==> design/flow/design.v <==
module ALU(Zero, ALU_Result, InputData1, InputData2, shamt, ALU_Control);
input [31:0] InputData1, InputData2;
input [4:0] shamt;
input [3:0] ALU_Control;
output Zero;
output reg [31:0] ALU_Result;
assign Zero = (ALU_Result == 0) ? 1 : 0;
always @ (*)
begin
	case(ALU_Control)
		4'd1: begin 
			ALU_Result <= InputData1+InputData2;
		       end
		4'd2: begin 
			ALU_Result <= InputData1-InputData2;
		       end
		4'd3: begin 
			ALU_Result <= InputData2 << shamt;
		       end
		4'd4: begin 
			ALU_Result <= InputData2 >> shamt;
		       end
		4'd5: begin 
			ALU_Result <= InputData1&InputData2;
		       end
		4'd6: begin 
			ALU_Result <= InputData1|InputData2;
		       end
		4'd7: begin 
			ALU_Result <= ~(InputData1|InputData2);
		       end
		4'd8: begin 
			ALU_Result <= (InputData1<InputData2)? 1 : 0;
		       end
		4'd9: begin
			ALU_Result <= (InputData1 < InputData2);
		       end
		default: ALU_Result <= 0;
	endcase
end
endmodule
module ALU_Controller(ALU_Control,ALUOP,Function);
output reg [3:0] ALU_Control;
input wire [5:0] ALUOP;
input wire [5:0] Function;
always @ (*)
begin
	ALU_Control = 4'd0;	 
	case(ALUOP)
		6'h0:  
		begin
			case(Function)
				6'h20: ALU_Control = 4'd1;	 
				6'h22: ALU_Control = 4'd2;	 
				6'h0: ALU_Control = 4'd3;	 
				6'h2: ALU_Control = 4'd4;	 
				6'h24: ALU_Control = 4'd5;	 
				6'h25: ALU_Control = 4'd6;	 
				6'h27: ALU_Control = 4'd7;	 
				6'h2B: ALU_Control = 4'd8;	 
				6'h2A: ALU_Control = 4'd9;	 
			endcase
		end
		6'h8: ALU_Control = 4'd1;	 
		6'h23: ALU_Control = 4'd1;	 
		6'h21: ALU_Control = 4'd1;	 
		6'h25: ALU_Control = 4'd1;	 
		6'h2B: ALU_Control = 4'd1;	 
		6'hC : ALU_Control = 4'd5;	 
		6'hD : ALU_Control = 4'd6;	 
		6'h4 : ALU_Control = 4'd2;	 
	endcase
end  
endmodule
module SignExtender(ExtendedValue,HalfWord,Unsigned);
output reg [31:0]ExtendedValue;
input wire [15:0]HalfWord;
input wire Unsigned;
always @ (*) begin
	ExtendedValue[15:0] <= HalfWord;
	if(Unsigned==1)
		ExtendedValue[31:16] <= 0;
	else
		ExtendedValue[31:16] <= { 16 { HalfWord[15] } };
end
endmodule
module control_unit (
			beq, shift, aluSrc, regDst, memToReg,
			regWrite, memWrite, memRead, loadFullWord, loadSigned,
			instrOpCode, instrFunct);
	input [5:0] instrOpCode, instrFunct;
	output beq, shift, aluSrc, regDst, memToReg;
	output regWrite, memWrite, memRead, loadFullWord, loadSigned;
	assign beq = (instrOpCode == 6'h4);  
	assign shift = (instrOpCode == 6'h0) & (instrFunct == 6'h0 | instrFunct == 6'h2);  
	assign aluSrc = (instrOpCode == 6'h23 | instrOpCode == 6'h2B		 
			| instrOpCode == 6'h21 | instrOpCode == 6'h25		 
			| instrOpCode == 6'h8);					 
	assign regDst = ~aluSrc;
	assign regWrite = (instrOpCode != 6'h2B & instrOpCode != 6'h4);  
	assign memWrite = (instrOpCode == 6'h2B);  
	assign memRead = (instrOpCode == 6'h23 | instrOpCode == 6'h21 | instrOpCode == 6'h25);
	assign loadFullWord = (instrOpCode == 6'h23);
	assign loadSigned = (instrOpCode == 6'h23 | instrOpCode == 6'h21);
	assign memToReg = memRead;
endmodule
module fwd_unit(fwdA, fwdB,
		instrRs_E, instrRt_E, writeReg_M, writeReg_WB, regWrite_M, regWrite_WB);
	input [4:0] instrRs_E, instrRt_E, writeReg_M, writeReg_WB;
	input regWrite_M, regWrite_WB;
	output [1:0] fwdA, fwdB;
	wire fwd_ALU_A, fwd_Full_A;
	wire fwd_ALU_B, fwd_Full_B;
	wire fwd_ALU, fwd_Full;
	assign fwdA = { fwd_ALU_A, fwd_Full_A };
	assign fwdB = { fwd_ALU_B, fwd_Full_B };
	assign fwd_ALU = regWrite_M & (writeReg_M != 5'd0);
	assign fwd_Full = regWrite_WB & (writeReg_WB != 5'd0);
	assign fwd_ALU_A = fwd_ALU & (instrRs_E == writeReg_M);
	assign fwd_ALU_B = fwd_ALU & (instrRt_E == writeReg_M);
	assign fwd_Full_A = fwd_Full & (instrRs_E == writeReg_WB) & ~fwd_ALU_A;
	assign fwd_Full_B = fwd_Full & (instrRt_E == writeReg_WB) & ~fwd_ALU_B;
endmodule
module mux_4_x_32 (out, in0, in1, in2, in3, defaultWire, sel);
	input [1:0] sel;
	input [31:0] in0, in1, in2, in3, defaultWire;
	output reg [31:0] out;
	always @(*) begin
		case (sel)
			00: out <= in0;
			01: out <= in1;
			10: out <= in2;
			11: out <= in3;
			default: out <= defaultWire;
		endcase
	end
endmodule
module register_32 (wordOut, wordIn, write, reset, clk);
	input write, reset, clk;
	input [31:0] wordIn;
	output reg [31:0] wordOut;
	always @(posedge clk, posedge reset) begin
		if(reset) wordOut <= 32'd0;
		else if(write) wordOut <= wordIn;
	end
endmodule
module register_5 (wordOut, wordIn, write, reset, clk);
	input write, reset, clk;
	input [4:0] wordIn;
	output reg [4:0] wordOut;
	always @(posedge clk, posedge reset) begin
		if(reset) wordOut <= 4'd0;
		else if(write) wordOut <= wordIn;
	end
endmodule
module D_FlipFlop (bitOut, bitIn, write, reset, clk);
	input write, reset, clk;
	input bitIn;
	output reg bitOut;
	always @(posedge clk, posedge reset) begin
		if(reset) bitOut <= 1'd0;
		else if(write) bitOut <= bitIn;
	end
endmodule
module IF_ID_ppreg (instrOut, pcPlus4Out, instrIn, pcPlus4In, write, reset, clk);
	input write, reset, clk;
	input [31:0] instrIn, pcPlus4In;
	output [31:0] instrOut, pcPlus4Out;
	register_32 instrReg (instrOut, instrIn, write, reset, clk);
	register_32 pcPlus4Reg (pcPlus4Out, pcPlus4In, write, reset, clk);
endmodule
module ID_EXE_ppreg (
	pcPlus4Out, pcPlus4In, syscallOut, syscallIn,
	instrRsOut, instrRsIn, instrRtOut, instrRtIn, instrRdOut, instrRdIn,
	imm32Out, imm32In, shamtOut, shamtIn,
	regData1Out, regData1In, regData2Out, regData2In,
	aluOpOut, aluOpIn, aluSrcOut, aluSrcIn, shiftOut, shiftIn,
	regDstOut, regDstIn, regWriteOut, regWriteIn,
	branchOut, branchIn, memToRegOut, memToRegIn,
	memWriteOut, memWriteIn, memReadOut, memReadIn,
	loadFullWordOut, loadFullWordIn, loadSignedOut, loadSignedIn,
	write, reset, clk);
	input write, reset, clk;
	input [31:0] pcPlus4In, imm32In, regData1In, regData2In;
	input [4:0] instrRsIn, instrRtIn, instrRdIn, shamtIn;
	input [3:0] aluOpIn;
	input aluSrcIn, shiftIn, regDstIn, regWriteIn, branchIn, memToRegIn;
	input memWriteIn, memReadIn, loadFullWordIn, loadSignedIn;
	input syscallIn;
	output [31:0] pcPlus4Out, imm32Out, regData1Out, regData2Out;
	output [4:0] instrRsOut, instrRtOut, instrRdOut, shamtOut;
	output [3:0] aluOpOut;
	output aluSrcOut, shiftOut, regDstOut, regWriteOut, branchOut, memToRegOut;
	output memWriteOut, memReadOut, loadFullWordOut, loadSignedOut;
	output syscallOut;
	wire [4:0] aluOpIn5, aluOpOut5;
	assign aluOpOut = aluOpOut5[3:0];
	assign aluOpIn5 = { 1'd0, aluOpIn };
	register_32 pcPlus4Reg (pcPlus4Out, pcPlus4In, write, reset, clk);
	register_32 imm32Reg (imm32Out, imm32In, write, reset, clk);
	register_32 regData1Reg (regData1Out, regData1In, write, reset, clk);
	register_32 regData2Reg (regData2Out, regData2In, write, reset, clk);
	register_5 instrRsReg (instrRsOut, instrRsIn, write, reset, clk);
	register_5 instrRtReg (instrRtOut, instrRtIn, write, reset, clk);
	register_5 instrRdReg (instrRdOut, instrRdIn, write, reset, clk);
	register_5 shamtReg (shamtOut, shamtIn, write, reset, clk);
	register_5 aluOpReg (aluOpOut5, aluOpIn5, write, reset, clk);
	D_FlipFlop aluSrcFF	(aluSrcOut, aluSrcIn, write, reset, clk);
	D_FlipFlop shiftFF	(shiftOut, shiftIn, write, reset, clk);
	D_FlipFlop regDstFF	(regDstOut, regDstIn, write, reset, clk);
	D_FlipFlop regWriteFF	(regWriteOut, regWriteIn, write, reset, clk);
	D_FlipFlop branchFF	(branchOut, branchIn, write, reset, clk);
	D_FlipFlop memToRegFF	(memToRegOut, memToRegIn, write, reset, clk);
	D_FlipFlop memWriteFF	(memWriteOut, memWriteIn, write, reset, clk);
	D_FlipFlop memReadFF	(memReadOut, memReadIn, write, reset, clk);
	D_FlipFlop loadFullWord	(loadFullWordOut, loadFullWordIn, write, reset, clk);
	D_FlipFlop loadSignedFF	(loadSignedOut, loadSignedIn, write, reset, clk);
	D_FlipFlop syscallFF	(syscallOut, syscallIn, write, reset, clk);
endmodule
module EXE_MEM_ppreg (
	syscallOut, syscallIn,
	regData2Out, regData2In, aluResultOut, aluResultIn,
	writeRegOut, writeRegIn,
	regWriteOut, regWriteIn, memToRegOut, memToRegIn,
	memWriteOut, memWriteIn, memReadOut, memReadIn,
	loadFullWordOut, loadFullWordIn, loadSignedOut, loadSignedIn,
	write, reset, clk);
	input write, reset, clk;
	input [31:0] regData2In, aluResultIn;
	input [4:0] writeRegIn;
	input regWriteIn, memToRegIn;
	input memWriteIn, memReadIn, loadFullWordIn, loadSignedIn;
	input syscallIn;
	output [31:0] regData2Out, aluResultOut;
	output [4:0] writeRegOut;
	output regWriteOut, memToRegOut;
	output memWriteOut, memReadOut, loadFullWordOut, loadSignedOut;
	output syscallOut;
	register_32 regData2Reg (regData2Out, regData2In, write, reset, clk);
	register_32 aluResultReg (aluResultOut, aluResultIn, write, reset, clk);
	register_5 writeRegReg (writeRegOut, writeRegIn, write, reset, clk);
	D_FlipFlop regWriteFF	(regWriteOut, regWriteIn, write, reset, clk);
	D_FlipFlop memToRegFF	(memToRegOut, memToRegIn, write, reset, clk);
	D_FlipFlop memWriteFF	(memWriteOut, memWriteIn, write, reset, clk);
	D_FlipFlop memReadFF	(memReadOut, memReadIn, write, reset, clk);
	D_FlipFlop loadFullWord	(loadFullWordOut, loadFullWordIn, write, reset, clk);
	D_FlipFlop loadSignedFF	(loadSignedOut, loadSignedIn, write, reset, clk);
	D_FlipFlop syscallFF	(syscallOut, syscallIn, write, reset, clk);
endmodule
module MEM_WB_ppreg (
	syscallOut, syscallIn,
	memDataOut, memDataIn, aluResultOut, aluResultIn,
	writeRegOut, writeRegIn,
	regWriteOut, regWriteIn, memToRegOut, memToRegIn,
	write, reset, clk);
	input write, reset, clk;
	input [31:0] memDataIn, aluResultIn;
	input [4:0] writeRegIn;
	input regWriteIn, memToRegIn;
	input syscallIn;
	output [31:0] memDataOut, aluResultOut;
	output [4:0] writeRegOut;
	output regWriteOut, memToRegOut;
	output syscallOut;
	register_32 memDataReg (memDataOut, memDataIn, write, reset, clk);
	register_32 aluResultReg (aluResultOut, aluResultIn, write, reset, clk);
	register_5 writeRegReg (writeRegOut, writeRegIn, write, reset, clk);
	D_FlipFlop regWriteFF	(regWriteOut, regWriteIn, write, reset, clk);
	D_FlipFlop memToRegFF	(memToRegOut, memToRegIn, write, reset, clk);
	D_FlipFlop syscallFF	(syscallOut, syscallIn, write, reset, clk);
endmodule
module RegisterFile(ReadData1,ReadData2,ReadReg1,ReadReg2,WriteReg,WriteData,RegWriteSignal,clk);
    input [4:0] ReadReg1, ReadReg2, WriteReg;
    input [31:0] WriteData;
    input clk, RegWriteSignal;
    output [31:0] ReadData1, ReadData2;
    reg [31:0] Registers[31:0];
	assign ReadData1 = (ReadReg1 == 0) ? 32'd0 : Registers[ReadReg1];
	assign ReadData2 = (ReadReg2 == 0) ? 32'd0 : Registers[ReadReg2];
    always @ (posedge clk)
    begin
        if(RegWriteSignal==1)
            Registers[WriteReg] <= WriteData; 
    end
endmodule
module mips_core (
	input         clk,
	input         rst,           
	output [31:0] imem_addr,     
	input  [31:0] imem_rdata,    
	output [31:0] dmem_addr,     
	output [31:0] dmem_wdata,    
	output        dmem_we,       
	input  [31:0] dmem_rdata,    
	output        halt           
);
	wire pipeReset = rst;
	wire pipeWrite = 1'b1;
	wire syscall_D, syscall_E, syscall_M, syscall_W;
	wire [31:0] pcValue, pcNext;
	wire [31:0] pcPlus4_F, pcPlus4_D, pcPlus4_E;
	wire [31:0] pcOffsetNextInst_E;
	wire pcSrc;
	wire [31:0] instruction, instruction_D;
	wire [5:0] instrOpCode, instrFunct;
	wire [15:0] instrImm;
	wire [4:0] instrRs, instrRs_E;
	wire [4:0] instrRt, instrRt_E;
	wire [4:0] instrRd, instrRd_E;
	wire [4:0] instrShamt;
	wire [31:0] imm32_D, imm32_E;
	wire [31:0] regData1, regData1_E;
	wire [31:0] regData2, regData2_E, regData2_M;
	wire [31:0] writeData;
	wire [4:0] readReg1, readReg2;
	wire [4:0] writeReg_E, writeReg_M, writeReg;
	wire regWrite_D, regWrite_E, regWrite_M, regWrite;
	wire [31:0] aluOprd1, aluOprd2_FWD, aluOprd2;
	wire [4:0] aluShamt;
	wire [3:0] aluOp_D, aluOp;
	wire [31:0] aluResult, aluResult_M, aluResult_W;
	wire aluZero;
	wire [31:0] memDataOut, memDataOut_W;
	wire memWrite_D, memRead_D, loadFullWord_D, loadSigned_D;
	wire memWrite_E, memRead_E, loadFullWord_E, loadSigned_E;
	wire memWrite_M, memRead_M, loadFullWord_M, loadSigned_M;
	wire branch_D, aluSrc_D, regDst_D;
	wire branch_E, aluSrc_E, regDst_E;
	wire memToReg_D, memToReg_E, memToReg_M, memToReg_W;
	wire shift_D, shift_E;
	wire [1:0] fwdA, fwdB;
	assign pcPlus4_F = pcValue + 4;
	assign pcOffsetNextInst_E = pcPlus4_E + (imm32_E << 2);
	assign pcSrc = branch_E & aluZero;
	assign pcNext = pcSrc ? pcOffsetNextInst_E : pcPlus4_F;
	assign imem_addr = pcValue;
	assign instruction = imem_rdata;
	assign instrOpCode = instruction_D[31:26];
	assign instrRs = instruction_D[25:21];
	assign instrRt = instruction_D[20:16];
	assign instrRd = instruction_D[15:11];
	assign instrFunct = instruction_D[5:0];
	assign instrShamt = instruction_D[10:6];
	assign instrImm = instruction_D[15:0];
	assign syscall_D = (instruction_D == 32'h0000000c);
	SignExtender offsetSignExtender (imm32_D, instrImm, 1'b0);
	assign readReg1 = instrRs;
	assign readReg2 = instrRt;
	assign aluOprd2 = aluSrc_E ? imm32_E : aluOprd2_FWD;
	mux_4_x_32 aluOprd1_fwdMux (aluOprd1, regData1_E, writeData, aluResult_M, 32'd0, regData1_E, fwdA);
	mux_4_x_32 aluOprd2_fwdMux (aluOprd2_FWD, regData2_E, writeData, aluResult_M, 32'd0, regData2_E, fwdB);
	assign writeReg_E = regDst_E ? instrRd_E : instrRt_E;
	assign dmem_addr = aluResult_M;
	assign dmem_wdata = regData2_M;
	assign dmem_we = memWrite_M;
	assign memDataOut[15:0] = dmem_rdata[15:0];
	assign memDataOut[31:16] = loadFullWord_M ? dmem_rdata[31:16] :
				   loadSigned_M ? {16{dmem_rdata[15]}} : 16'd0;
	assign writeData = memToReg_W ? memDataOut_W : aluResult_W;
	assign halt = syscall_W;
	register_32	PC (pcValue, pcNext, pipeWrite, pipeReset, clk);
	RegisterFile	reg_file (regData1, regData2, readReg1, readReg2, writeReg, writeData, regWrite, clk);
	ALU		alu (aluZero, aluResult, aluOprd1, aluOprd2, aluShamt, aluOp);
	ALU_Controller	aluControl (aluOp_D, instrOpCode, instrFunct);
	control_unit	CU (branch_D, shift_D, aluSrc_D, regDst_D, memToReg_D, regWrite_D,
				memWrite_D, memRead_D, loadFullWord_D, loadSigned_D,
				instrOpCode, instrFunct);
	fwd_unit	FU (fwdA, fwdB, instrRs_E, instrRt_E, writeReg_M, writeReg, regWrite_M, regWrite);
	IF_ID_ppreg IF_ID (instruction_D, pcPlus4_D, instruction, pcPlus4_F, pipeWrite, pipeReset, clk);
	ID_EXE_ppreg ID_EXE (
		pcPlus4_E, pcPlus4_D, syscall_E, syscall_D,
		instrRs_E, instrRs, instrRt_E, instrRt, instrRd_E, instrRd,
		imm32_E, imm32_D, aluShamt, instrShamt,
		regData1_E, regData1, regData2_E, regData2,
		aluOp, aluOp_D, aluSrc_E, aluSrc_D, shift_E, shift_D,
		regDst_E, regDst_D, regWrite_E, regWrite_D, branch_E, branch_D, memToReg_E, memToReg_D,
		memWrite_E, memWrite_D, memRead_E, memRead_D,
		loadFullWord_E, loadFullWord_D, loadSigned_E, loadSigned_D,
		pipeWrite, pipeReset, clk);
	EXE_MEM_ppreg EXE_MEM (
		syscall_M, syscall_E,
		regData2_M, regData2_E, aluResult_M, aluResult,
		writeReg_M, writeReg_E,
		regWrite_M, regWrite_E, memToReg_M, memToReg_E,
		memWrite_M, memWrite_E, memRead_M, memRead_E,
		loadFullWord_M, loadFullWord_E, loadSigned_M, loadSigned_E,
		pipeWrite, pipeReset, clk);
	MEM_WB_ppreg MEM_WB (
		syscall_W, syscall_M,
		memDataOut_W, memDataOut, aluResult_W, aluResult_M,
		writeReg, writeReg_M,
		regWrite, regWrite_M, memToReg_W, memToReg_M,
		pipeWrite, pipeReset, clk);
endmodule
==> design/flow/run.sh <==
#!/bin/bash
# the make line also repeats each setting of config.mk as NAME=value (left out here)
make -C /OpenROAD-flow-scripts/flow DESIGN_CONFIG=/design/flow/config.mk WORK_HOME=/design/flow/orfs CLKGATE_MAP_FILE= finish
==> design/flow/config.mk <==
export PLATFORM = sky130hd
export DESIGN_NAME = mips_core
export DESIGN_NICKNAME = mips_core
export VERILOG_FILES = /design/flow/design.v
export SDC_FILE = /design/flow/constraint.sdc
export NUM_CORES = 4
export LEC_CHECK = 0
export ABC_AREA = 0
export CAP_MARGIN = 20
export CELL_PAD_IN_SITES_DETAIL_PLACEMENT = 0
export CORE_ASPECT_RATIO = 0.89
export CORE_MARGIN = 2
export CORE_UTILIZATION = 72
export PLACE_DENSITY = 0.59
export SETUP_SLACK_MARGIN = 1.1
export SLEW_MARGIN = 15
==> design/flow/constraint.sdc <==
create_clock -name core_clock -period 4.2 [get_ports {clk}]
set_input_delay 0.8400 -clock core_clock [delete_from_list [all_inputs] [get_ports {clk}]]
set_output_delay 0.8400 -clock core_clock [all_outputs]
set_load 0.01 [all_outputs]
==> flow_metrics.tcl, run 1 <==
# flow metrics
set metrics [dict create \
    status "aborted with a tool error" \
    failed_stage "clock tree synthesis (4_1_cts)" \
    stop_error "[ERROR DPL-0033] detailed placement checks failed during check placement." \
    dieArea_um2 99760 \
    port_buffers 163 \
    placed_cells 6551 \
    yosys.area_share.xor_xnor_pct 1.088 \
    dp_hpwl_mm 226.4 \
    mux_share_pct 24.26 \
    common_cells "edfxtp_1, mux4_2, dfrtp_1, nor2_1, nand2_1" \
    synth_area_per_cell_um2 15.63 \
    initCoreUtil_pct 72.94 \
    ys_ff 1402 \
    ios 164 \
    ys_cells 4479 \
    topCellsByArea "edfxtp_1, mux4_2, dfrtp_1, ha_1, mux2i_1" \
    synth-edff-count 1024 \
    logic_family "multiplexers" \
    async_flop_share_pct 26.96 \
    fa_ha_area_share_pct 2.427 \
    simple_gate_share_pct 5.994 \
    syn_area_um2 70010 \
    die_w_um 334.5 \
    top_cell_area_share_pct 43.92 \
    top_cell "edfxtp_1" \
    ys_seq_share_pct 57.43 \
    ys_sh_aoi_pct 6.257 \
    synth.distinct_cells 93 \
    ff_type "edfxtp_1" \
    ys_area_um2 70010 \
    place_congestion 1.160 \
    syn-instance-count 4479 \
    row_count 107 \
    core-area_um2 95990 \
    yosysTopAreaCell "edfxtp_1" \
    synth_nets 4679 \
    die.size.y_um 298.2 \
    yosysWarnings 8 \
]
==> per-stage QoR <==
stage                     worst slack [ps]  area, um2  utilization, %
after floorplan                      -1803      70350               -
after global placement               -2452      80450           83.81
after detailed placement             -3108      80450           83.81
==> inputs of run 2 (changes only) <==
- ABC_AREA: 0 -> default
- CELL_PAD_IN_SITES_DETAIL_PLACEMENT: 0 -> default
- CORE_ASPECT_RATIO: 0.89 -> default
- CORE_UTILIZATION: 72 -> 69
- CTS_CLUSTER_DIAMETER: default -> 98
- CTS_CLUSTER_SIZE: default -> 41
- PLACE_DENSITY: 0.59 -> default
- SETUP_SLACK_MARGIN: 1.1 -> default
- SLEW_MARGIN: 15 -> 20
- clock period: 4.2 -> 3.84 ns (I/O delays scaled with it)
==> flow_metrics.tcl, run 2 <==
# flow metrics
set metrics [dict create \
    status "aborted with a tool error" \
    failed_stage "clock tree synthesis (4_1_cts)" \
    stop_error "[ERROR DPL-0033] detailed placement checks failed during check placement." \
    logic_family "multiplexers" \
    synth_area_per_cell_um2 15.63 \
    place_ws_ps -3325 \
    async_flop_share_pct 26.96 \
    common_cells "edfxtp_1, mux4_2, dfrtp_1, nor2_1, nand2_1" \
    ys_ff 1402 \
    simple_gate_share_pct 5.994 \
    yosysTopAreaCell "edfxtp_1" \
    ys_cells 4479 \
    die.size.y_um 322.5 \
    yosysWarnings 8 \
    syn_area_um2 70010 \
    ios 164 \
    initCoreUtil_pct 69.81 \
    die_w_um 322.5 \
    dieArea_um2 104000 \
    dp_hpwl_mm 217.9 \
    synth-edff-count 1024 \
    synth.distinct_cells 93 \
    ys_seq_share_pct 57.43 \
    row_count 116 \
    placed_cells 6699 \
    ys_sh_aoi_pct 6.257 \
    top_cell "edfxtp_1" \
    core-area_um2 100300 \
    topCellsByArea "edfxtp_1, mux4_2, dfrtp_1, ha_1, mux2i_1" \
    mux_share_pct 24.26 \
    top_cell_area_share_pct 43.92 \
    syn-instance-count 4479 \
    yosys.area_share.xor_xnor_pct 1.088 \
    port_buffers 163 \
    synth_nets 4679 \
    ys_area_um2 70010 \
    place_congestion 1.126 \
    ff_type "edfxtp_1" \
    fa_ha_area_share_pct 2.427 \
]
run 2: metrics by stage:
stage	cell area (um2)	setup TNS, ps	hold slack [ps]	util [%]
3_5_place_dp	81130	-148170	335.5	80.89
3_3_place_gp	81130	-124030	331.8	80.89
2_1_floorplan	70340	-839320	331.2	-
==> inputs of run 3 (changes only) <==
- ABC_AREA: default -> 1
- CELL_PAD_IN_SITES_DETAIL_PLACEMENT: default -> 2
- CELL_PAD_IN_SITES_GLOBAL_PLACEMENT: default -> 2
- CORE_ASPECT_RATIO: default -> 1.25
- CORE_MARGIN: 2 -> 6
- CORE_UTILIZATION: 69 -> 63
- CTS_CLUSTER_DIAMETER: 98 -> default
- CTS_CLUSTER_SIZE: 41 -> default
- GPL_ROUTABILITY_DRIVEN: default -> 0
- GPL_TIMING_DRIVEN: default -> 0
- MAX_ROUTING_LAYER: default -> met4
- clock period: 3.84 -> 10.0 ns (I/O delays scaled with it)
==> flow_metrics.tcl, run 3 <==
# flow metrics
set metrics [dict create \
    ys_seq_share_pct 55.73 \
    dieArea_um2 122800 \
    syn_area_um2 72150 \
    top_cell "nor2_1" \
    ys_sh_aoi_pct 17.78 \
    ys_ff 1402 \
    topCellsByArea "edfxtp_1, dfrtp_1, o21ai_0, nor2_1, o221ai_1" \
    common_cells "nor2_1, o21ai_0, edfxtp_1, nand2_1, nand3_1" \
    synth.distinct_cells 59 \
    core-area_um2 113400 \
    ys_area_um2 72150 \
    yosysTopAreaCell "edfxtp_1" \
    yosysWarnings 8 \
    die.size.y_um 390.4 \
    die_w_um 314.7 \
    logic_family "AND-OR/OR-AND gates" \
    simple_gate_share_pct 17.75 \
    top_cell_area_share_pct 42.62 \
    async_flop_share_pct 26.96 \
    row_count 138 \
    ys_cells 7639 \
    initCoreUtil_pct 63.60 \
    mux_share_pct 0.4994 \
    syn-instance-count 7639 \
    synth_area_per_cell_um2 9.446 \
    synth-edff-count 1024 \
    synth_nets 7839 \
    yosys.area_share.xor_xnor_pct 0.8618 \
    ff_type "edfxtp_1" \
    stop_error "[ERROR GPL-0301] Utilization 112.513 % exceeds 100%." \
    failed_stage "global placement without I/O (3_1_place_gp_skip_io)" \
    fa_ha_area_share_pct 2.355 \
    status "aborted with a tool error" \
]
==> inputs of run 4 (changes only) <==
- ABC_AREA: 1 -> 0
- CELL_PAD_IN_SITES_DETAIL_PLACEMENT: 2 -> 0
- CELL_PAD_IN_SITES_GLOBAL_PLACEMENT: 2 -> default
- CORE_ASPECT_RATIO: 1.25 -> default
- CORE_MARGIN: 6 -> 2
- CORE_UTILIZATION: 63 -> 70
- CTS_CLUSTER_DIAMETER: default -> 397
- CTS_CLUSTER_SIZE: default -> 46
- GPL_ROUTABILITY_DRIVEN: 0 -> default
- GPL_TIMING_DRIVEN: 0 -> default
- MAX_ROUTING_LAYER: met4 -> default
- SETUP_SLACK_MARGIN: default -> -0.39
- SLEW_MARGIN: 20 -> 5
- clock period: 10.0 -> 5.81 ns (I/O delays scaled with it)
==> flow_metrics.tcl, run 4 <==
# flow metrics
set metrics [dict create \
    status "aborted with a tool error" \
    failed_stage "global routing (5_1_grt)" \
    syn_area_um2 70010 \
    ys_seq_share_pct 57.43 \
    ff_type "edfxtp_1" \
    mux_share_pct 24.26 \
    die_w_um 320.3 \
    core-area_um2 99570 \
    root_buffer "clkbuf_16" \
    row_count 116 \
    dieArea_um2 102600 \
    initCoreUtil_pct 70.32 \
    top_cell "edfxtp_1" \
    fa_ha_area_share_pct 2.427 \
    yosys.area_share.xor_xnor_pct 1.088 \
    top_cell_area_share_pct 43.92 \
    synth_area_per_cell_um2 15.63 \
    die.size.y_um 320.3 \
    clock-sinks 1402 \
    ys_cells 4479 \
    ys_ff 1402 \
    yosysWarnings 8 \
    logic_family "multiplexers" \
    syn-instance-count 4479 \
    htreeDepth 2 \
    synth.distinct_cells 93 \
    cts_buffer_depth 3 \
    ys_sh_aoi_pct 6.257 \
    synth_nets 4679 \
    ios 164 \
    dp_hpwl_mm 207.6 \
    topCellsByArea "edfxtp_1, mux4_2, dfrtp_1, ha_1, mux2i_1" \
    yosysTopAreaCell "edfxtp_1" \
    async_flop_share_pct 26.96 \
    placed_cells 6317 \
    ys_area_um2 70010 \
    cts_buffers 36 \
    place_congestion 1.098 \
    synth-edff-count 1024 \
    port_buffers 163 \
    common_cells "edfxtp_1, mux4_2, dfrtp_1, nor2_1, nand2_1" \
    simple_gate_share_pct 5.994 \
]
==> run 4: metrics by stage <==
step | util [%] | cell area, um2 | setup slack, ps | power (mW)
3_3_place_gp | 78.27 | 77930 | -1170 | 18.91
3_5_place_dp | 78.46 | 78110 | -1576 | 19.53
4_1_cts | 79.86 | 79510 | -1215 | 23.75
2_1_floorplan | - | 70150 | -430.0 | 15.64
==> run 4: timing repair <==
item                                   in CTS
buffers inserted                           10
pin swaps                                  18
setup endpoints to repair                  35
hold buffers                                0
endpoints found under the hold margin       0
resized                                    66
==> inputs of run 5 (changes only) <==
- ABC_AREA: 0 -> 1
- CAP_MARGIN: 20 -> 30
- CELL_PAD_IN_SITES_DETAIL_PLACEMENT: 0 -> 2
- CELL_PAD_IN_SITES_GLOBAL_PLACEMENT: default -> 0
- CORE_ASPECT_RATIO: default -> 0.96
- CORE_MARGIN: 2 -> 7
- CTS_CLUSTER_DIAMETER: 397 -> 33
- CTS_CLUSTER_SIZE: 46 -> default
- GPL_TIMING_DRIVEN: default -> 0
- MIN_ROUTING_LAYER: default -> met2
- SETUP_SLACK_MARGIN: -0.39 -> 1.5
- SLEW_MARGIN: 5 -> 20
- clock period: 5.81 -> 13.3 ns (I/O delays scaled with it)
==> flow_metrics.tcl, run 5 <==
# flow metrics
set metrics [dict create \
    status "aborted with a tool error" \
    failed_stage "detailed placement (3_5_place_dp)" \
    stop_error "[ERROR DPL-0033] detailed placement checks failed during check placement." \
    syn_area_um2 72150 \
    ys_cells 7639 \
    topCellsByArea "edfxtp_1, dfrtp_1, o21ai_0, nor2_1, o221ai_1" \
    logic_family "AND-OR/OR-AND gates" \
    die_w_um 341.7 \
    die.size.y_um 328.6 \
    fa_ha_area_share_pct 2.355 \
    top_cell_area_share_pct 42.62 \
    ys_ff 1402 \
    async_flop_share_pct 26.96 \
    synth.distinct_cells 59 \
    synth_nets 7839 \
    ys_seq_share_pct 55.73 \
    yosysWarnings 8 \
    initCoreUtil_pct 70.53 \
    ios 164 \
    row_count 115 \
    yosysTopAreaCell "edfxtp_1" \
    port_buffers 163 \
    ys_sh_aoi_pct 17.78 \
    core-area_um2 102300 \
    place_congestion 1.650 \
    synth_area_per_cell_um2 9.446 \
    common_cells "nor2_1, o21ai_0, edfxtp_1, nand2_1, nand3_1" \
    simple_gate_share_pct 17.75 \
    mux_share_pct 0.4994 \
    top_cell "nor2_1" \
    synth-edff-count 1024 \
    ff_type "edfxtp_1" \
    yosys.area_share.xor_xnor_pct 0.8618 \
    ys_area_um2 72150 \
    dieArea_um2 112300 \
    syn-instance-count 7639 \
]
==> run 5: stage by stage <==
step / worst slack (ps) / instance area [um2]
2_1_floorplan: 5562 / 72160
3_3_place_gp: 3403 / 75470
==> inputs of run 6 (changes only) <==
- ABC_AREA: 1 -> 0
- CAP_MARGIN: 30 -> 20
- CELL_PAD_IN_SITES_DETAIL_PLACEMENT: 2 -> 0
- CELL_PAD_IN_SITES_GLOBAL_PLACEMENT: 0 -> default
- CORE_ASPECT_RATIO: 0.96 -> default
- CORE_MARGIN: 7 -> 3
- CTS_CLUSTER_DIAMETER: 33 -> default
- CTS_CLUSTER_SIZE: default -> 31
- GPL_TIMING_DRIVEN: 0 -> default
- HOLD_SLACK_MARGIN: default -> 0.27
- MIN_ROUTING_LAYER: met2 -> default
- PLACE_DENSITY_LB_ADDON: default -> 0.08
- SETUP_SLACK_MARGIN: 1.5 -> 1.52
- SLEW_MARGIN: 20 -> 35
- clock period: 13.3 -> 5.77 ns (I/O delays scaled with it)
==> flow_metrics.tcl, run 6 <==
# flow metrics
set metrics [dict create \
    common_cells "edfxtp_1, mux4_2, dfrtp_1, nor2_1, nand2_1" \
    ios 164 \
    ff_type "edfxtp_1" \
    row_count 115 \
    grt_util_all_layers_pct 95.66 \
    mux_share_pct 24.26 \
    ys_ff 1402 \
    core-area_um2 98850 \
    synth_nets 4679 \
    topCellsByArea "edfxtp_1, mux4_2, dfrtp_1, ha_1, mux2i_1" \
    port_buffers 163 \
    yosysWarnings 8 \
    ys_sh_aoi_pct 6.257 \
    synth-edff-count 1024 \
    dieArea_um2 103900 \
    failed_stage "global routing (5_1_grt)" \
    synth_area_per_cell_um2 15.63 \
    top_cell "edfxtp_1" \
    root_buffer "clkbuf_16" \
    initCoreUtil_pct 70.83 \
    die.size.y_um 322.3 \
    overflow 3681 \
    async_flop_share_pct 26.96 \
    place_congestion 1.119 \
    placed_cells 6371 \
    synth.distinct_cells 93 \
    logic_family "multiplexers" \
    die_w_um 322.3 \
    syn_area_um2 70010 \
    status "aborted with a tool error" \
    simple_gate_share_pct 5.994 \
    ys_cells 4479 \
    ys_area_um2 70010 \
    clock-sinks 1402 \
    cts_buffers 141 \
    top_cell_area_share_pct 43.92 \
    ys_seq_share_pct 57.43 \
    stop_error "[ERROR GRT-0116] Global routing finished with congestion. Check the congestion regions in the DRC Viewer." \
    place_ws_ps -1641 \
    cts_hold_buf 0 \
    yosys.area_share.xor_xnor_pct 1.088 \
    syn-instance-count 4479 \
    cts_buffer_depth 3 \
    yosysTopAreaCell "edfxtp_1" \
    fa_ha_area_share_pct 2.427 \
    htreeDepth 4 \
    dp_hpwl_mm 219.1 \
]
-- run 6: timing repair --
item	in CTS
endpoints found under the setup margin	64
pin swaps	106
setup buffers	62
cloned	5
resized	309
-- run 6: stage by stage --
step                      hold WS [ps]  cell area (um2)  utilization (%)
after floorplan                  331.2            70500                -
after global placement           331.7            78590            79.50
after detailed placement         336.3            79040            79.95
after CTS                        349.2            85770            86.77
-- run 6: per-layer routing --
metal / global-route usage (%) / GRT overflow
met2: 103.9 / 1613
met3: 89.47 / 617
met1: 94.43 / 611
met4: 95.49 / 758
met5: 74.47 / 82
==> inputs of run 7 (changes only) <==
- ABC_AREA: 0 -> default
- CAP_MARGIN: 20 -> 35
- CELL_PAD_IN_SITES_DETAIL_PLACEMENT: 0 -> default
- CORE_ASPECT_RATIO: default -> 0.54
- CORE_MARGIN: 3 -> 2
- CTS_CLUSTER_SIZE: 31 -> 49
- HOLD_SLACK_MARGIN: 0.27 -> 0.29
- PLACE_DENSITY_LB_ADDON: 0.08 -> default
- SETUP_SLACK_MARGIN: 1.52 -> 1.48
- SLEW_MARGIN: 35 -> 20
- clock period: 5.77 -> 5.86 ns (I/O delays scaled with it)
==> flow_metrics.tcl, run 7 <==
# flow metrics
set metrics [dict create \
    ys_seq_share_pct 57.43 \
    die.size.y_um 236.4 \
    simple_gate_share_pct 5.994 \
    yosysTopAreaCell "edfxtp_1" \
    common_cells "edfxtp_1, mux4_2, dfrtp_1, nor2_1, nand2_1" \
    logic_family "multiplexers" \
    syn_area_um2 70010 \
    synth_area_per_cell_um2 15.63 \
    synth.distinct_cells 93 \
    place_ws_ps -1894 \
    cts_hold_buf 0 \
    die_w_um 434.4 \
    dp_hpwl_mm 234.5 \
    initCoreUtil_pct 70.48 \
    mux_share_pct 24.26 \
    stop_error "[ERROR GRT-0116] Global routing finished with congestion. Check the congestion regions in the DRC Viewer." \
    core-area_um2 99330 \
    htreeDepth 3 \
    topCellsByArea "edfxtp_1, mux4_2, dfrtp_1, ha_1, mux2i_1" \
    fa_ha_area_share_pct 2.427 \
    ys_cells 4479 \
    synth-edff-count 1024 \
    dieArea_um2 102700 \
    ys_ff 1402 \
    row_count 85 \
    async_flop_share_pct 26.96 \
    cts_buffers 116 \
    root_buffer "clkbuf_16" \
    clock-sinks 1402 \
    port_buffers 163 \
    yosys.area_share.xor_xnor_pct 1.088 \
    yosysWarnings 8 \
    grt_util_all_layers_pct 92.42 \
    ys_area_um2 70010 \
    failed_stage "global routing (5_1_grt)" \
    syn-instance-count 4479 \
    ys_sh_aoi_pct 6.257 \
    ios 164 \
    cts_buffer_depth 3 \
    top_cell "edfxtp_1" \
    top_cell_area_share_pct 43.92 \
    overflow 5642 \
    synth_nets 4679 \
    status "aborted with a tool error" \
    place_congestion 1.125 \
    ff_type "edfxtp_1" \
]
run 7: repair_timing:
action,4_1_cts
cloned,3
pin swaps,112
setup endpoints to repair,64
hold endpoints to repair,0
buffers inserted,74
resized,287
run 7: per-layer routing:
layer / overflow / GRT usage (%)
met1: 444 / 91.16
met4: 1387 / 90.55
met2: 3355 / 108.2
met3: 401 / 79.14
met5: 55 / 58.36
run 7: through the flow:
stage,instances,util (%),hold slack (ps),instance area (um2)
2_1_floorplan,4479,-,331.2,70460
3_3_place_gp,6445,79.49,331.3,78960
3_5_place_dp,6458,79.78,334.7,79250
4_1_cts,6746,85.77,353.4,85200
==> inputs of run 8 (changes only) <==
- CAP_MARGIN: 35 -> 40
- CELL_PAD_IN_SITES_DETAIL_PLACEMENT: default -> 0
- CORE_ASPECT_RATIO: 0.54 -> default
- CORE_MARGIN: 2 -> 7
- CORE_UTILIZATION: 70 -> 31
- CTS_CLUSTER_SIZE: 49 -> 31
- GPL_ROUTABILITY_DRIVEN: default -> 1
- GPL_TIMING_DRIVEN: default -> 0
- HOLD_SLACK_MARGIN: 0.29 -> default
- PLACE_DENSITY_LB_ADDON: default -> 0.27
- SETUP_SLACK_MARGIN: 1.48 -> default
- clock period: 5.86 -> 10.5 ns (I/O delays scaled with it)
==> flow_metrics.tcl, run 8 <==
# flow metrics
set metrics [dict create \
    wl_mm 273.2 \
    logic_family "multiplexers" \
    holdPathStages 0 \
    crit_cells 26 \
    min_period_ps 9610 \
    hold_viol_final 0 \
    ys_sh_aoi_pct 6.257 \
    dpl_cell_area_um2 79090 \
    simple_gate_share_pct 5.994 \
    power_frac_seq_pct 42.5 \
    grt_util_all_layers_pct 22.13 \
    area_delta_synth_final_pct 20.91 \
    antenna_found_initial 15 \
    grt_pass1_vias 47320 \
    yosysTopAreaCell "edfxtp_1" \
    wl_met3_mm 24.53 \
    mux_share_pct 24.26 \
    reg2reg_slack_ps 890 \
    r2r_end "PC.wordOut[24]" \
    max_freq_mhz 104.1 \
    maxCapViolCount 0 \
    crit_slowest_cell "a31oi_1" \
    ios 164 \
    slew_violations 0 \
    port_buffers 163 \
    r2r_cells 26 \
    finalSetupViolations 0 \
    worst_pin_slew_ps 1044 \
    wl_met2_mm 128.2 \
    fin_skew_ps 82.51 \
    crit_type "reg -> reg" \
    htreeDepth 4 \
    ff_type "edfxtp_1" \
    path_max_fanout 10 \
    grt_pass1_wl_mm 375.5 \
    path_delay_family "simple AND/OR/NAND/NOR gates" \
    drt_iter0_drc 6058 \
    synth_area_per_cell_um2 15.63 \
    row_count 174 \
    power_leader "registers" \
    cts_buffers 156 \
    r2r_start "EXE_MEM.writeRegReg.wordOut[0]" \
    overflow 0 \
    placed_cells 7847 \
    synth.distinct_cells 93 \
    worst_setup_path_start_kind "flip-flop" \
    drt_pre_antenna_iters 6 \
    switchingPower_mw 4.900 \
    drt-met1-wl_mm 107.7 \
    fa_ha_area_share_pct 2.427 \
    max-slew-margin-rel_pct 30.37 \
    power.internal_mw 11.04 \
    swShare_pct 30.74 \
    leakagePower_nw 30.16 \
    synth_nets 4679 \
    yosys.area_share.xor_xnor_pct 1.088 \
    topCellsByArea "edfxtp_1, mux4_2, dfrtp_1, ha_1, mux2i_1" \
    critical-path-max-stage-delay_ps 650 \
    irDropWorstVdd_mv 0.1678 \
    syn_area_um2 70010 \
    stdcell_count 8164 \
    hold_class "reg -> reg" \
    nNetsFinal 5239 \
    vias 47230 \
    post-route-period-util_pct 91.53 \
    power_per_cell_area_nw_per_um2 188.3 \
    critPathLaunch "EXE_MEM.writeRegReg.wordOut[0]" \
    place_congestion 0.9980 \
    cts_tree "yes" \
    power_frac_comb_pct 22.7 \
    ys_ff 1402 \
    arrival_ps 10270 \
    warning_count 96 \
    design_area_um2 84650 \
    rsz0062_at_grt "no" \
    min_to "ID_EXE.pcPlus4Reg.wordOut[6]" \
    dieArea_um2 239400 \
    top_cell "edfxtp_1" \
    clk_pin_slew_ps 60 \
    cts_resized 0 \
    yosysWarnings 8 \
    cts_hold_buf 0 \
    p_clk_share_pct 34.9 \
    worstSetupEndpointType "flip-flop" \
    core-area_um2 224700 \
    clock-sinks 1402 \
    vias_per_cell 5.785 \
    ys_area_um2 70010 \
    top_cell_area_share_pct 43.92 \
    comb-power_mw 3.61 \
    clkLatencyLatePin_ps 830 \
    wl_per_cell_um 33.46 \
    die_w_um 489.2 \
    root_buffer "clkbuf_16" \
    die.size.y_um 489.2 \
    powerClk_mw 5.56 \
    grt_max_degree 37 \
    cts_buffer_depth 3 \
    async_flop_share_pct 26.96 \
    ys_seq_share_pct 57.43 \
    critical_path.endpoint "PC.wordOut[24]" \
    path_buffers 6 \
    postCtsSetupBuffers 0 \
    dp_hpwl_mm 210.2 \
    common_cells "edfxtp_1, mux4_2, dfrtp_1, nor2_1, nand2_1" \
    required_ps 11160 \
    status "timing/DRC/antenna clean" \
    p_seq_mw 6.77 \
    top_layer_used "met5" \
    hold_path.startpoint "IF_ID.pcPlus4Reg.wordOut[6]" \
    drc 0 \
    synth-edff-count 1024 \
    syn-instance-count 4479 \
    ys_cells 4479 \
    antenna_left 0 \
    initCoreUtil_pct 31.16 \
]
-- run 8: layer usage --
layer	GRT usage, %	vias to the layer above
li1	-	19130
met1	28.44	24900
met2	36.05	2582
met3	5.496	612
met4	8.956	8
met5	0	-
-- run 8: area by class of cell --
class                   instances  area, um2
diodes                          4      10.01
plain buffers                 301       1280
clock buffers                 204       4185
clock inverters                83       1003
fillers                     21020     140000
inverters                     151      570.5
multi-input cells            2625      28370
flip-flops and latches       1402      40210
well taps                    2992       3744
repair buffers                402       5279
-- run 8: metrics by stage --
step	setup WS (ps)	hold WS (ps)	TNS, ps	total power, mW	utilization, %
6_report	889.7	315.6	0	15.94	37.68
5_1_grt	613.6	317.1	0	16.42	37.67
4_1_cts	903.9	313.3	0	15.88	37.51
3_5_place_dp	1017	334.7	0	10.32	35.20
3_3_place_gp	-736.7	331.7	-22560	10.11	33.56
2_1_floorplan	3322	331.2	0	8.635	-
==> inputs of run 9 (changes only) <==
- CAP_MARGIN: 40 -> 20
- CELL_PAD_IN_SITES_DETAIL_PLACEMENT: 0 -> default
- CORE_MARGIN: 7 -> 2
- CORE_UTILIZATION: 31 -> 14
- CTS_CLUSTER_SIZE: 31 -> default
- GPL_ROUTABILITY_DRIVEN: 1 -> default
- GPL_TIMING_DRIVEN: 0 -> default
- PLACE_DENSITY_LB_ADDON: 0.27 -> default
==> flow_metrics.tcl, run 9 <==
# flow metrics
set metrics [dict create \
    reg2reg_slack_ps 1760 \
    place_congestion 0.9486 \
    simple_gate_share_pct 5.994 \
    clk_pin_slew_ps 60 \
    vias 45020 \
    grt_util_all_layers_pct 9.576 \
    wl_per_cell_um 22.21 \
    yosysTopAreaCell "edfxtp_1" \
    path_buffers 2 \
    dp_hpwl_mm 165.3 \
    cts_tree "yes" \
    clock-sinks 1402 \
    top_cell_area_share_pct 43.92 \
    wl_met3_mm 20.54 \
    drt_iter0_drc 5191 \
    maxCapViolCount 0 \
    die_w_um 711.2 \
    cts_resized 0 \
    synth-edff-count 1024 \
    worst_pin_slew_ps 1167 \
    yosysWarnings 8 \
    mux_share_pct 24.26 \
    synth_area_per_cell_um2 15.63 \
    warning_count 102 \
    topCellsByArea "edfxtp_1, mux4_2, dfrtp_1, ha_1, mux2i_1" \
    clkLatencyLatePin_ps 850 \
    required_ps 11160 \
    timing.hold.ws_ps 345.4 \
    holdPathStages 0 \
    r2r_start "MEM_WB.writeRegReg.wordOut[3]" \
    irDropWorstVdd_mv 0.1207 \
    wl_met2_mm 122.2 \
    max-slew-margin-rel_pct 21.94 \
    die.size.y_um 711.2 \
    post-route-period-util_pct 83.28 \
    top_layer_used "met5" \
    power_frac_seq_pct 45.6 \
    ff_type "edfxtp_1" \
    power_frac_comb_pct 19.8 \
    placed_cells 11120 \
    arrival_ps 9410 \
    r2r_cells 23 \
    min_to "ID_EXE.pcPlus4Reg.wordOut[28]" \
    root_buffer "clkbuf_16" \
    core-area_um2 497800 \
    synth.distinct_cells 93 \
    antenna_found_initial 28 \
    swShare_pct 29.83 \
    initCoreUtil_pct 14.07 \
    crit_type "reg -> reg" \
    r2r_end "PC.wordOut[1]" \
    drt-met1-wl_mm 97.43 \
    antenna_left 0 \
    power_leader "registers" \
    hold_viol_final 0 \
    postCtsSetupBuffers 0 \
    comb-power_mw 3.01 \
    status "timing/DRC/antenna clean" \
    common_cells "edfxtp_1, mux4_2, dfrtp_1, nor2_1, nand2_1" \
    grt_max_degree 110 \
    path_max_fanout 54 \
    wl_mm 253.0 \
    ys_cells 4479 \
    vias_per_cell 3.953 \
    rsz0062_at_grt "no" \
    leakagePower_nw 28.23 \
    ios 164 \
    critical-path-max-stage-delay_ps 700 \
    slew_violations 0 \
    crit_slowest_cell "or4_2" \
    powerClk_mw 5.25 \
    crit_top_cell "buf_4" \
    logic_family "multiplexers" \
    p_seq_mw 6.92 \
    tns_ps 0 \
    power.internal_mw 10.65 \
    hold_path.startpoint "IF_ID.pcPlus4Reg.wordOut[28]" \
    fa_ha_area_share_pct 2.427 \
    port_buffers 163 \
    ys_sh_aoi_pct 6.257 \
    utilization_pct 17.05 \
    finalSetupViolations 0 \
    p_clk_share_pct 34.6 \
    syn_area_um2 70010 \
    syn-instance-count 4479 \
    cts_buffer_depth 4 \
    fin_skew_ps 91.12 \
    max_freq_mhz 114.4 \
    cts_buffers 149 \
    critPathLaunch "MEM_WB.writeRegReg.wordOut[3]" \
    min_period_ps 8745 \
    critical_path.endpoint "PC.wordOut[1]" \
    cts_hold_buf 0 \
    final.setup.worst_slack_ps 1755 \
    worst_setup_path_start_kind "flip-flop" \
    worstSetupEndpointType "flip-flop" \
    dieArea_um2 505800 \
    grt_pass1_vias 44780 \
    ys_area_um2 70010 \
    htreeDepth 4 \
    path_delay_family "simple AND/OR/NAND/NOR gates" \
    overflow 0 \
    ys_seq_share_pct 57.43 \
    ys_ff 1402 \
    worstPathCellList "or3_4 -> nor3_2 -> or4_2 -> buf_4 -> o21ai_1 -> nand3_1 -> ha_1 -> fa_1 -> or2_2 -> a221oi_1 -> o211ai_1 -> a31oi_1 -> o31ai_1 -> a221o_1 -> a21oi_1 -> nor4b_1 -> o221ai_1 -> or3b_2 -> and4b_1 -> nand3b_1 -> nor4_4 -> buf_4 -> mux2_2" \
    drt_pre_antenna_iters 6 \
    drc 0 \
    crit_cells 23 \
    hold_class "reg -> reg" \
    row_count 259 \
    grt_pass1_wl_mm 352.7 \
    yosys.area_share.xor_xnor_pct 1.088 \
    power_per_cell_area_nw_per_um2 178.9 \
    top_cell "edfxtp_1" \
    switchingPower_mw 4.530 \
    place_ws_ps 1720 \
    area_delta_synth_final_pct 21.22 \
    synth_nets 4679 \
    stdcell_count 11390 \
    async_flop_share_pct 26.96 \
    nNetsFinal 4820 \
]
-- run 9: cell type report --
class / count / area, um2
inverter: 151 / 570.5
antenna: 7 / 17.52
sequential: 1402 / 40250
tap: 6655 / 8327
multi-input combinational: 2625 / 28320
clock buffer: 181 / 3889
timing repair buffer: 291 / 2688
clock inverter: 77 / 810.8
fill: 54080 / 412900
-- run 9: metal layers --
layer	vias up	track usage [%]
li1	18290	-
met1	23860	11.90
met2	2338	16.07
met3	521	1.865
met4	8	4.263
met5	-	0
-- run 9: stage by stage --
stage,area (um2),power (mW)
2_1_floorplan,70020,8.635
3_3_place_gp,80100,10.01
3_5_place_dp,80120,10.01
4_1_cts,84820,15.26
5_1_grt,84860,15.70
6_report,84870,15.18
==> inputs of run 10 (changes only) <==
- CAP_MARGIN: 20 -> 35
- CORE_UTILIZATION: 14 -> 61
- CTS_CLUSTER_SIZE: default -> 51
- SETUP_SLACK_MARGIN: default -> 1.27
- SLEW_MARGIN: 20 -> 5
- clock period: 10.5 -> 5.06 ns (I/O delays scaled with it)
==> flow_metrics.tcl, run 10 <==
# flow metrics
set metrics [dict create \
    max-slew-margin-rel_pct 24.55 \
    wl_mm 314.1 \
    arrival_ps 7590 \
    ys_cells 4479 \
    critical-path-max-stage-delay_ps 490 \
    finalSetupViolations 48 \
    ios 164 \
    min_to "ID_EXE.pcPlus4Reg.wordOut[4]" \
    top_cell "edfxtp_1" \
    antenna_found_initial 33 \
    grt_util_all_layers_pct 52.27 \
    switchingPower_mw 11.30 \
    port_buffers 163 \
    warning_count 115 \
    grt_pass1_wl_mm 424.1 \
    power.total_mw 35.05 \
    drc 0 \
    power_per_cell_area_nw_per_um2 401.2 \
    crit_top_cell "buf_4" \
    hold_class "reg -> reg" \
    root_buffer "clkbuf_16" \
    slew_violations 0 \
    hold_path.startpoint "IF_ID.pcPlus4Reg.wordOut[4]" \
    power.internal_mw 23.75 \
    cts_buffer_depth 3 \
    final.setup.worst_slack_ps -1864 \
    worst_setup_path_start_kind "flip-flop" \
    fin_skew_ps 37.98 \
    synth-edff-count 1024 \
    power_frac_comb_pct 26.9 \
    nNetsFinal 5667 \
    vias_per_cell 7.985 \
    antenna_left 0 \
    hold_viol_final 0 \
    power_frac_seq_pct 40.7 \
    row_count 124 \
    die_w_um 342.8 \
    ff_type "edfxtp_1" \
    holdPathStages 0 \
    core-area_um2 114000 \
    synth.distinct_cells 93 \
    vias 56770 \
    ys_area_um2 70010 \
    leakagePower_nw 33.11 \
    p_seq_mw 14.3 \
    dieArea_um2 117500 \
    synth_nets 4679 \
    crit_slowest_cell "or4_1" \
    critPathLaunch "EXE_MEM.writeRegReg.wordOut[0]" \
    comb-power_mw 9.43 \
    logic_family "multiplexers" \
    max_freq_mhz 144.4 \
    reg2reg_slack_ps -1860 \
    fa_ha_area_share_pct 2.427 \
    yosysWarnings 8 \
    required_ps 5720 \
    ys_ff 1402 \
    cts_tree "yes" \
    swShare_pct 32.23 \
    clkLatencyLatePin_ps 800 \
    worst_pin_slew_ps 1129 \
    r2r_start "EXE_MEM.writeRegReg.wordOut[0]" \
    path_delay_family "simple AND/OR/NAND/NOR gates" \
    r2r_cells 30 \
    r2r_end "PC.wordOut[7]" \
    die.size.y_um 342.8 \
    topCellsByArea "edfxtp_1, mux4_2, dfrtp_1, ha_1, mux2i_1" \
    drt_iter0_drc 10900 \
    maxCapViolCount 0 \
    worstSetupEndpointType "flip-flop" \
    initCoreUtil_pct 61.40 \
    place_ws_ps -1806 \
    syn-instance-count 4479 \
    grt_max_degree 173 \
    cts_buffers 142 \
    htreeDepth 4 \
    wl_per_cell_um 44.19 \
    utilization_pct 76.60 \
    post-route-period-util_pct 136.8 \
    overflow 0 \
    ys_seq_share_pct 57.43 \
    dp_hpwl_mm 177.2 \
    path_buffers 9 \
    critical_path.endpoint "PC.wordOut[7]" \
    common_cells "edfxtp_1, mux4_2, dfrtp_1, nor2_1, nand2_1" \
    grt_pass1_vias 55350 \
    clk_pin_slew_ps 80 \
    status "complete, but fails checks" \
    mux_share_pct 24.26 \
    violations "negative setup slack" \
    syn_area_um2 70010 \
    p_clk_share_pct 32.4 \
    area_delta_synth_final_pct 24.77 \
    clock-sinks 1402 \
    ys_sh_aoi_pct 6.257 \
    synth_area_per_cell_um2 15.63 \
    place_congestion 1.115 \
    async_flop_share_pct 26.96 \
    power_leader "registers" \
    rsz0062_at_grt "yes" \
    yosysTopAreaCell "edfxtp_1" \
    crit_cells 30 \
    path_max_fanout 10 \
    min_period_ps 6924 \
    drt_pre_antenna_iters 9 \
    powerClk_mw 11.4 \
    irDropWorstVdd_mv 0.4039 \
    simple_gate_share_pct 5.994 \
    yosys.area_share.xor_xnor_pct 1.088 \
    top_cell_area_share_pct 43.92 \
    crit_type "reg -> reg" \
]
## run 10: metal layers
metal  track usage, %  share of wire [%]  up-vias
li1                 -                  -    19980
met1            61.38                 29    27120
met2            76.55                 43     7164
met3            22.06                 16     2476
met4            40.25                 11       30
met5           0.8013              0.066        -
## run 10: final cells by class
cell class	count	area (um2)
Tap cell	1512	1892
Clock buffer	174	3807
Sequential cell	1402	40260
Timing Repair Buffer	1145	10200
Antenna cell	20	50.05
Inverter	151	573.1
Clock inverter	80	904.6
Fill cell	6185	26680
Multi-Input combinational cell	2625	29670
## run 10: what timing repair did
action,in CTS,in global routing
endpoints found under the hold margin,0,0
pin swaps,68,39
gates cloned,4,0
setup buffers,57,19
hold buffers,0,0
gates resized,123,83
endpoints found under the setup margin,64,65
## run 10: metrics by stage
stage | area [um2] | hold WS, ps | std cells | TNS (ps)
2_1_floorplan | 70680 | 331.2 | 4479 | -421560
3_3_place_gp | 80330 | 332.3 | 6727 | -56830
3_5_place_dp | 80670 | 334.7 | 6743 | -60980
4_1_cts | 86540 | 340.9 | 7058 | -53210
5_1_grt | 87310 | 355.2 | 7090 | -67470
6_report | 87360 | 346.5 | 7109 | -65160
==> inputs of run 11 (changes only) <==
- CAP_MARGIN: 35 -> 20
- CORE_UTILIZATION: 61 -> 72
- CTS_CLUSTER_DIAMETER: default -> 98
- CTS_CLUSTER_SIZE: 51 -> 41
- PLACE_DENSITY: default -> 0.65
- SETUP_SLACK_MARGIN: 1.27 -> default
- SLEW_MARGIN: 5 -> 20
- clock period: 5.06 -> 3.09 ns (I/O delays scaled with it)
==> flow_metrics.tcl, run 11 <==
# flow metrics
set metrics [dict create \
    status "aborted with a tool error" \
    failed_stage "detailed placement (3_5_place_dp)" \
    stop_error "[ERROR DPL-0033] detailed placement checks failed during check placement." \
    simple_gate_share_pct 5.994 \
    ys_area_um2 70010 \
    yosysWarnings 8 \
    ios 164 \
    dieArea_um2 99750 \
    yosys.area_share.xor_xnor_pct 1.088 \
    syn-instance-count 4479 \
    die.size.y_um 315.8 \
    topCellsByArea "edfxtp_1, mux4_2, dfrtp_1, ha_1, mux2i_1" \
    logic_family "multiplexers" \
    fa_ha_area_share_pct 2.427 \
    synth_area_per_cell_um2 15.63 \
    ys_cells 4479 \
    syn_area_um2 70010 \
    top_cell_area_share_pct 43.92 \
    ff_type "edfxtp_1" \
    synth-edff-count 1024 \
    mux_share_pct 24.26 \
    initCoreUtil_pct 72.50 \
    synth.distinct_cells 93 \
    synth_nets 4679 \
    yosysTopAreaCell "edfxtp_1" \
    async_flop_share_pct 26.96 \
    row_count 114 \
    common_cells "edfxtp_1, mux4_2, dfrtp_1, nor2_1, nand2_1" \
    core-area_um2 96570 \
    ys_ff 1402 \
    ys_seq_share_pct 57.43 \
    ys_sh_aoi_pct 6.257 \
    die_w_um 315.8 \
    port_buffers 163 \
    top_cell "edfxtp_1" \
    place_congestion 1.184 \
]
## run 11: through the flow
stage / total power [mW] / TNS (ps)
global placement: 36.38 / -173810
floorplan: 29.53 / -1112420
==> inputs of run 12 (changes only) <==
- ABC_AREA: default -> 0
- CAP_MARGIN: 20 -> 30
- CELL_PAD_IN_SITES_DETAIL_PLACEMENT: default -> 0
- CELL_PAD_IN_SITES_GLOBAL_PLACEMENT: default -> 1
- CORE_UTILIZATION: 72 -> 19
- CTS_CLUSTER_DIAMETER: 98 -> default
- CTS_CLUSTER_SIZE: 41 -> default
- GPL_TIMING_DRIVEN: default -> 1
- MAX_ROUTING_LAYER: default -> met4
- PLACE_DENSITY: 0.65 -> default
- PLACE_DENSITY_LB_ADDON: default -> 0.04
- SETUP_SLACK_MARGIN: default -> 3.74
- SLEW_MARGIN: 20 -> 35
- TNS_END_PERCENT: default -> 40
- clock period: 3.09 -> 14.4 ns (I/O delays scaled with it)
==> flow_metrics.tcl, run 12 <==
# flow metrics
set metrics [dict create \
    worstPathCellList "or4_1 -> o21ai_2 -> nor4_1 -> nor2_4 -> buf_4 -> nor2_1 -> a21o_1 -> ha_1 -> fa_1 -> or2_2 -> a221oi_1 -> o211ai_1 -> a31oi_1 -> o31ai_1 -> a221o_1 -> a21oi_1 -> nor4b_1 -> o221ai_1 -> or3b_2 -> and4b_1 -> nand3b_1 -> nor4_4 -> buf_4 -> mux2_2" \
    logic_family "multiplexers" \
    cts_hold_buf 0 \
    slew_violations 0 \
    final.setup.worst_slack_ps 5305 \
    drc 0 \
    topCellsByArea "edfxtp_1, mux4_2, dfrtp_1, ha_1, mux2i_1" \
    synth-edff-count 1024 \
    placed_cells 9343 \
    r2r_start "EXE_MEM.writeRegReg.wordOut[0]" \
    place_ws_ps 5303 \
    leakagePower_nw 29.27 \
    ys_area_um2 70010 \
    overflow 0 \
    grt_pass1_wl_mm 442.9 \
    row_count 222 \
    clkLatencyLatePin_ps 920 \
    reg2reg_slack_ps 5310 \
    die.size.y_um 611.0 \
    vias_per_cell 4.536 \
    clock-sinks 1402 \
    cts_buffer_depth 4 \
    syn_area_um2 70010 \
    crit_cells 24 \
    warning_count 99 \
    common_cells "edfxtp_1, mux4_2, dfrtp_1, nor2_1, nand2_1" \
    dp_hpwl_mm 216.0 \
    wl_mm 327.6 \
    hold_viol_final 0 \
    mux_share_pct 24.26 \
    worst_pin_slew_ps 1084 \
    simple_gate_share_pct 5.994 \
    power_leader "registers" \
    htreeDepth 4 \
    comb-power_mw 2.44 \
    cts_resized 0 \
    fa_ha_area_share_pct 2.427 \
    crit_top_cell "buf_4" \
    critical-path-max-stage-delay_ps 670 \
    stdcell_count 9698 \
    ys_ff 1402 \
    crit_slowest_cell "a221oi_1" \
    core-area_um2 366100 \
    top_cell "edfxtp_1" \
    grt_max_degree 105 \
    path_max_fanout 52 \
    grt_pass1_vias 47220 \
    die_w_um 611.0 \
    irDropWorstVdd_mv 0.08088 \
    p_seq_mw 5.03 \
    worst_setup_path_start_kind "flip-flop" \
    synth.distinct_cells 93 \
    switchingPower_mw 3.799 \
    maxCapViolCount 0 \
    required_ps 15160 \
    dieArea_um2 373400 \
    clk_pin_slew_ps 60 \
    holdPathStages 0 \
    synth_area_per_cell_um2 15.63 \
    power_frac_seq_pct 41.3 \
    finalSetupViolations 0 \
    max-slew-margin-rel_pct 27.74 \
    ys_seq_share_pct 57.43 \
    ff_type "edfxtp_1" \
    status "timing/DRC/antenna clean" \
    root_buffer "clkbuf_16" \
    place_congestion 0.8403 \
    post-route-period-util_pct 63.16 \
    initCoreUtil_pct 19.12 \
    critical_path.endpoint "PC.wordOut[0]" \
    worstSetupEndpointType "flip-flop" \
    drt_iter0_drc 3460 \
    antenna_found_initial 21 \
    critPathLaunch "EXE_MEM.writeRegReg.wordOut[0]" \
    yosysTopAreaCell "edfxtp_1" \
    antenna_left 0 \
    path_buffers 2 \
    synth_nets 4679 \
    ys_sh_aoi_pct 6.257 \
    tns_ps 0 \
    fin_skew_ps 89.06 \
    path_delay_family "AND-OR/OR-AND gates" \
    top_cell_area_share_pct 43.92 \
    max_freq_mhz 110.0 \
    grt_util_all_layers_pct 17.84 \
    cts_buffers 186 \
    ys_cells 4479 \
    min_period_ps 9095 \
    hold_path.startpoint "IF_ID.pcPlus4Reg.wordOut[21]" \
    syn-instance-count 4479 \
    drt_pre_antenna_iters 6 \
    min_to "ID_EXE.pcPlus4Reg.wordOut[21]" \
    hold_class "reg -> reg" \
    async_flop_share_pct 26.96 \
    area_delta_synth_final_pct 21.12 \
    yosys.area_share.xor_xnor_pct 1.088 \
    ios 164 \
    swShare_pct 31.24 \
    arrival_ps 9850 \
    powerClk_mw 4.69 \
    crit_type "reg -> reg" \
    yosysWarnings 8 \
    vias 43990 \
    port_buffers 163 \
    power_frac_comb_pct 20.1 \
    rsz0062_at_grt "no" \
    nNetsFinal 4917 \
    r2r_cells 24 \
    r2r_end "PC.wordOut[0]" \
    power.internal_mw 8.362 \
    p_clk_share_pct 38.6 \
    postCtsSetupBuffers 0 \
    power_per_cell_area_nw_per_um2 143.4 \
    cts_tree "yes" \
    utilization_pct 23.16 \
    fillCellCount 38130 \
    wl_per_cell_um 33.78 \
]
==> run 12: layout make-up <==
type                    instances  area [um2]  area share [%]
multi-input cells            2625       28480           33.59
flip-flops and latches       1402       40250           47.47
repair buffers                351        3412           4.024
diodes                         10       25.02         0.02951
inverters                     151       570.5          0.6728
clock inverters               105       942.2           1.111
clock buffers                 238        5086           5.998
well taps                    4816        6026           7.106
==> run 12: layer usage <==
| metal | up-vias | share of wire (%) | track usage, % |
|---|---|---|---|
| met5 | - | 0 | - |
| met4 | 0 | 2.7 | 4.523 |
| li1 | 18540 | - | - |
| met3 | 352 | 3.4 | 2.041 |
| met1 | 24110 | 45 | 23.21 |
| met2 | 998 | 49 | 29.53 |
==> run 12: metrics by stage <==
step | cell area, um2 | hold slack [ps] | power [mW]
final | 84800 | 346.5 | 12.16
after floorplan | 70020 | 331.2 | 6.296
after global placement | 78240 | 332.7 | 7.637
after detailed placement | 78680 | 334.7 | 7.612
after global routing | 84780 | 352.3 | 12.72
after CTS | 84710 | 347.8 | 12.42
Power is estimated from default activity; no workload was simulated.
